## run A
Design CONV, start of the top module:
module CONV(
	input			clk,               
	input			reset,             
	output reg		busy,	            
	input			ready,	            
	output reg[11:0]	iaddr,            
	input signed[19:0]	idata,            
	output reg 	     cwr,              
	output reg[11:0] 	caddr_wr,         
	output reg[19:0] 	cdata_wr,         
	output reg	 crd,               
	output reg[11:0]	caddr_rd,         
	input	[19:0]		cdata_rd,         
	output reg[2:0] 	csel              
);
parameter signed bias = 40'h0013100000;    
parameter signed K0_0 = 20'h0A89E;         
parameter signed K0_1 = 20'h092D5;         
parameter signed K0_2 = 20'h06D43;         
parameter signed K0_3 = 20'h01004;         
parameter signed K0_4 = 20'hF8F71;         
parameter signed K0_5 = 20'hF6E54;         
parameter signed K0_6 = 20'hFA6D7;         
parameter signed K0_7 = 20'hFC834;         
parameter signed K0_8 = 20'hFAC19;         
parameter IDLE       = 3'd0;    
parameter READ_CONV  = 3'd1;    
parameter WRITE_L0   = 3'd2;    
parameter DELAY1     = 3'd3;    
parameter READ_L0    = 3'd4;    
parameter WRITE_L1   = 3'd5;    
parameter DELAY2     = 3'd6;    
parameter FINISH     = 3'd7;    
reg [5:0] x, y, L1_x, L1_y;             
reg [3:0] counter_kdata, counter_kaddr;   
reg [2:0] counter_layer1;	            
reg [2:0] current_state, next_state;    
reg signed [19:0] Kernel;               
reg signed [39:0] conv_sum;             
reg signed [19:0] idata_tmp;            
wire signed [39:0] data_conv;
wire signed [19:0] conv_result;
assign data_conv = Kernel * idata_tmp;              
assign conv_result[19:0] = conv_sum[35:16] + conv_sum[15];   
always@(*) begin
	case(counter_kdata)
		4'd1: Kernel = K0_0;
		4'd2: Kernel = K0_1;
		4'd3: Kernel = K0_2;
		4'd4: Kernel = K0_3;
		4'd5: Kernel = K0_4;
		4'd6: Kernel = K0_5;
		4'd7: Kernel = K0_6;
		4'd8: Kernel = K0_7;
		4'd9: Kernel = K0_8;
		default: Kernel = 0;
	endcase
end
always@(posedge clk or posedge reset) begin
	if(reset) 
		current_state <= IDLE;
	else 
		current_state <= next_state;
end
always @(*) begin
	case (current_state)
  ...
Size in the first run: about 2900 cells after synthesis, ~180 flip-flops.
Settings: LEC_CHECK=0, CAP_MARGIN=20, CORE_MARGIN=2, CORE_UTILIZATION=72, CTS_CLUSTER_DIAMETER=373, CTS_CLUSTER_SIZE=98, SETUP_SLACK_MARGIN=1.42, SLEW_MARGIN=20; clock period 6.44 ns.
run.sh (not shown) runs the stock make flow with config.mk's settings and CLKGATE_MAP_FILE=.
Nothing crashed in run A and all stages finished; the problem is that the final layout failed, the offending checks being capacitance limit, slew limit, setup timing.
### run A -> run B
Settings: swapping 98 for 33 in CTS_CLUSTER_SIZE; clearing SETUP_SLACK_MARGIN, which used to be 1.42; putting PLACE_DENSITY_LB_ADDON at 0.08 where nothing was set; clearing CTS_CLUSTER_DIAMETER, which used to be 373; swapping 6.44 for 5.45 in the clock period (ns, I/O delays scaled along).
--- outcome ---
- What ended run B was a tool error in global routing (5_1_grt); the run never finished.
- Number of instances resized during post-cts repair | run B above run A
- Area of placed instances ended up 1.2% higher on run B than on run A.
- On post-place setup slack, run B does worse than run A.
- Reported for run B and run A, largest buffer count on any clock path turned out identical to the last digit.
- Looking at number of buffers inserted by post-CTS setup repair across run B and run A, the one that comes out lower is run A.
- Number of flip-flops and latches in the synthesized netlist: run B vs run A — no meaningful difference
- [compare] base=run A new=run B: post-synthesis instance area comparable; total clock sinks comparable.
- From run A to run B the numbers moved as follows: net count after synthesis neither gained nor lost much; routability congestion estimate from global placement went up 0.012; width of the die flat.
> inputs changed (run B -> run C)
Settings: a deleted CTS_CLUSTER_SIZE that had been 33; a deleted PLACE_DENSITY_LB_ADDON that had been 0.08; a change of CORE_UTILIZATION from 72 to 65; a change of the clock period (ns, I/O delays scaled along) from 5.45 to 5.58.
Run C vs. run B: sequential element share of the synthesized area ~0 delta; core box area climbed 4100 µm². Higher die boundary height among run B and run C: run C. Total cell area reported by yosys after synthesis came out exactly the same in run B and run C. There was hardly any difference in mux share of post-synthesis cell area between run B and run C. The flow completed for run C, but it is not clean: the layout still shows setup timing. On worst slack at placement: between run B and run C, it ends up lower for run B. Number of post-CTS setup repair buffers: run C vs run B down 15. Going from run B to run C, simple logic cell fraction of the synthesized area roughly the same; die size higher; row count higher; horizontal die dimension higher.
The following lists how run D was set up differently from run C:
Settings: ABC_AREA now 1, previously not set; TNS_END_PERCENT now 30, previously not set; the clock period (ns, I/O delays scaled along) now 4.73, was 5.58.
==> comparison <==
- Run C -> run D: post-cts hold buffer count delta 0, exact match
- In the tables for run D and run C, clock tree buffer count of the final layout reads higher with run D.
- Of the runs run D and run C, none of them finished clean.
- Although it ran to completion, run D produced a layout that fails the final checks because of setup timing.
- Run D vs. run C: share of cell area taken by muxes after synthesis went down by 1.3 points.
- Relative to run C, post-synthesis to final-layout area growth increased by 2.4 points in run D.
What run E does differently from run D at the input level:
Settings: TNS_END_PERCENT no longer set, was 30; CORE_UTILIZATION now 40, was 65; CTS_CLUSTER_SIZE now 48, previously not set; the clock period (ns, I/O delays scaled along) now 8.0, was 4.73.
--- outcome ---
Comparing run D against run E, there is no change at all in I/O pin count.
Re accumulated negative setup slack: run E and run D aren't equal, and the lower value belongs to run D.
No stage failed in run E, and the final checks on the layout all came back clean.
Between run E and run D, the transition time at the pin with the least slew margin is higher for run E.
Between run D and run E, the flow reports vertical die dimension increasing by more than a quarter.
Post-placement worst setup slack: run E > run D
Run E: number of gates given a new drive strength after cts 155 below run D
[run E] largest net degree at the start of global routing fell about 50% relative to run D

## v58
Starting RTL as in the previous note.
Design CONV, start of the top module:
module CONV(
	input			clk,               
	input			reset,             
	output reg		busy,	            
	input			ready,	            
	output reg[11:0]	iaddr,            
	input signed[19:0]	idata,            
	output reg 	     cwr,              
	output reg[11:0] 	caddr_wr,         
	output reg[19:0] 	cdata_wr,         
	output reg	 crd,               
	output reg[11:0]	caddr_rd,         
	input	[19:0]		cdata_rd,         
	output reg[2:0] 	csel              
);
parameter signed bias = 40'h0013100000;    
parameter signed K0_0 = 20'h0A89E;         
parameter signed K0_1 = 20'h092D5;         
parameter signed K0_2 = 20'h06D43;         
parameter signed K0_3 = 20'h01004;         
parameter signed K0_4 = 20'hF8F71;         
parameter signed K0_5 = 20'hF6E54;         
parameter signed K0_6 = 20'hFA6D7;         
parameter signed K0_7 = 20'hFC834;         
parameter signed K0_8 = 20'hFAC19;         
parameter IDLE       = 3'd0;    
parameter READ_CONV  = 3'd1;    
parameter WRITE_L0   = 3'd2;    
parameter DELAY1     = 3'd3;    
parameter READ_L0    = 3'd4;    
parameter WRITE_L1   = 3'd5;    
parameter DELAY2     = 3'd6;    
parameter FINISH     = 3'd7;    
reg [5:0] x, y, L1_x, L1_y;             
reg [3:0] counter_kdata, counter_kaddr;   
reg [2:0] counter_layer1;	            
reg [2:0] current_state, next_state;    
reg signed [19:0] Kernel;               
reg signed [39:0] conv_sum;             
reg signed [19:0] idata_tmp;            
wire signed [39:0] data_conv;
wire signed [19:0] conv_result;
assign data_conv = Kernel * idata_tmp;              
assign conv_result[19:0] = conv_sum[35:16] + conv_sum[15];   
always@(*) begin
	case(counter_kdata)
		4'd1: Kernel = K0_0;
		4'd2: Kernel = K0_1;
		4'd3: Kernel = K0_2;
		4'd4: Kernel = K0_3;
		4'd5: Kernel = K0_4;
		4'd6: Kernel = K0_5;
		4'd7: Kernel = K0_6;
		4'd8: Kernel = K0_7;
		4'd9: Kernel = K0_8;
		default: Kernel = 0;
	endcase
end
always@(posedge clk or posedge reset) begin
	if(reset) 
		current_state <= IDLE;
	else 
		current_state <= next_state;
end
always @(*) begin
	case (current_state)
		IDLE:       next_state = (ready) ? READ_CONV : IDLE;
		READ_CONV:  next_state = (counter_kdata == 4'd10) ? WRITE_L0 : READ_CONV;  
		WRITE_L0:   next_state = DELAY1;
  ...
==> flow/config.mk <==
export PLATFORM = sky130hd
export DESIGN_NAME = CONV
export DESIGN_NICKNAME = CONV
export VERILOG_FILES = /design/flow/design.v
export SDC_FILE = /design/flow/constraint.sdc
export NUM_CORES = 4
export LEC_CHECK = 0
export ABC_AREA = 0
export CAP_MARGIN = 5
export CORE_ASPECT_RATIO = 0.79
export CORE_MARGIN = 6
export CORE_UTILIZATION = 52
export CTS_CLUSTER_DIAMETER = 354
export GPL_ROUTABILITY_DRIVEN = 0
export GPL_TIMING_DRIVEN = 0
export HOLD_SLACK_MARGIN = -0.01
export MAX_ROUTING_LAYER = met5
export SLEW_MARGIN = 20
==> flow/constraint.sdc <==
create_clock -name core_clock -period 7.31 [get_ports {clk}]
set_input_delay 1.4620 -clock core_clock [delete_from_list [all_inputs] [get_ports {clk}]]
set_output_delay 1.4620 -clock core_clock [all_outputs]
set_load 0.01 [all_outputs]
The layout from v58, despite a flow that completed every stage, fails the layout checks, with the failing checks listed as setup timing.
#### Input delta (v21 over v58)
==> flow/config.mk <==
export PLATFORM = sky130hd
export DESIGN_NAME = CONV
export DESIGN_NICKNAME = CONV
export VERILOG_FILES = /design/flow/design.v
export SDC_FILE = /design/flow/constraint.sdc
export NUM_CORES = 4
export LEC_CHECK = 0
export CAP_MARGIN = 5
export CORE_MARGIN = 2
export CORE_UTILIZATION = 70
export CTS_CLUSTER_SIZE = 37
export SLEW_MARGIN = 20
==> flow/constraint.sdc <==
create_clock -name core_clock -period 6.6 [get_ports {clk}]
set_input_delay 1.3200 -clock core_clock [delete_from_list [all_inputs] [get_ports {clk}]]
set_output_delay 1.3200 -clock core_clock [all_outputs]
set_load 0.01 [all_outputs]
## What came out
The flow for v21 finished, though final verification flagged setup timing.
NOTE area of the core v58->v21 decreased by more than a quarter
Diff v58 -> v21 | net total in the final layout | increase of 59
Compared with v58, detailed-route wire length per cell in v21 increased by a little under 10%.
> inputs changed (v21 -> v56)
diff --git a/flow/config.mk b/flow/config.mk
--- a/flow/config.mk
+++ b/flow/config.mk
@@ -6,7 +6,6 @@
 export NUM_CORES = 4
 export LEC_CHECK = 0
-export CAP_MARGIN = 5
+export CAP_MARGIN = 20
 export CORE_MARGIN = 2
-export CORE_UTILIZATION = 70
-export CTS_CLUSTER_SIZE = 37
+export CORE_UTILIZATION = 40
 export SLEW_MARGIN = 20
==> flow/constraint.sdc <==
create_clock -name core_clock -period 8.0 [get_ports {clk}]
set_input_delay 1.6000 -clock core_clock [delete_from_list [all_inputs] [get_ports {clk}]]
set_output_delay 1.6000 -clock core_clock [all_outputs]
set_load 0.01 [all_outputs]
==> results <==
v56: full flow OK, the timing, design-rule and antenna checks passed
A endpoint of the most critical setup path of conv_sum[39] is what v21 shows, while conv_sum[36] belongs to v56.
Die size: v56 exceeds v21
Taking v21 as the reference, in v56 sequential share of layout area has increased, final count of negative-setup-slack endpoints lost 29, first-pass GRT wire length now sits lower.
Against v21, the final cell area of v56 is lower.
Looking at top metal layer carrying routed signals, the met5 result is from v21; the met4 one comes from v56.
Inputs modified between v56 and v39:
diff --git a/flow/config.mk b/flow/config.mk
--- a/flow/config.mk
+++ b/flow/config.mk
@@ -6,6 +6,9 @@
 export NUM_CORES = 4
 export LEC_CHECK = 0
-export CAP_MARGIN = 20
+export ABC_AREA = 1
+export CAP_MARGIN = 40
 export CORE_MARGIN = 2
-export CORE_UTILIZATION = 40
+export CORE_UTILIZATION = 16
+export CTS_CLUSTER_SIZE = 48
+export GPL_TIMING_DRIVEN = 0
 export SLEW_MARGIN = 20
--- outcome ---
- Compared with v56, v39 shows a higher number of global-route vias before repair.
- Pin slew with the least headroom to its limit: v39 and v56 compared, higher one is v56
- Per the comparison of v39 with v56, final weighted congestion in routability-driven placement moved up, finished layout cell area moved up, initial antenna violation count moved down.
- Comparing v39 and v56, number of core rows is lower on v56.
- In the final design statistics, v39 uses more standard cells in total than v56.
- Chip footprint went up by more than 100% going from v56 to v39.
- v39 reports a higher final worst setup slack than v56 does.
The inputs of v15 differ from those of v39 as listed below.
==> flow/config.mk <==
export PLATFORM = sky130hd
export DESIGN_NAME = CONV
export DESIGN_NICKNAME = CONV
export VERILOG_FILES = /design/flow/design.v
export SDC_FILE = /design/flow/constraint.sdc
export NUM_CORES = 4
export LEC_CHECK = 0
export CAP_MARGIN = 20
export CORE_MARGIN = 2
export CORE_UTILIZATION = 46
export CTS_CLUSTER_DIAMETER = 308
export CTS_CLUSTER_SIZE = 98
export SLEW_MARGIN = 20
--- outcome ---
v15 against v39: clock-cell share of area shows an increase of 0.16 points; post-synthesis adder-cell area fraction has increased; mapped cell area shows a reduction of about 4%.
Worst-case register-to-register setup slack on v15 is down relative to v39.
Share of async-settable or async-resettable flops after synthesis: v15 vs v39 identical
Going from v39 to v15, worst-margin pin slew grows by 250 ps.
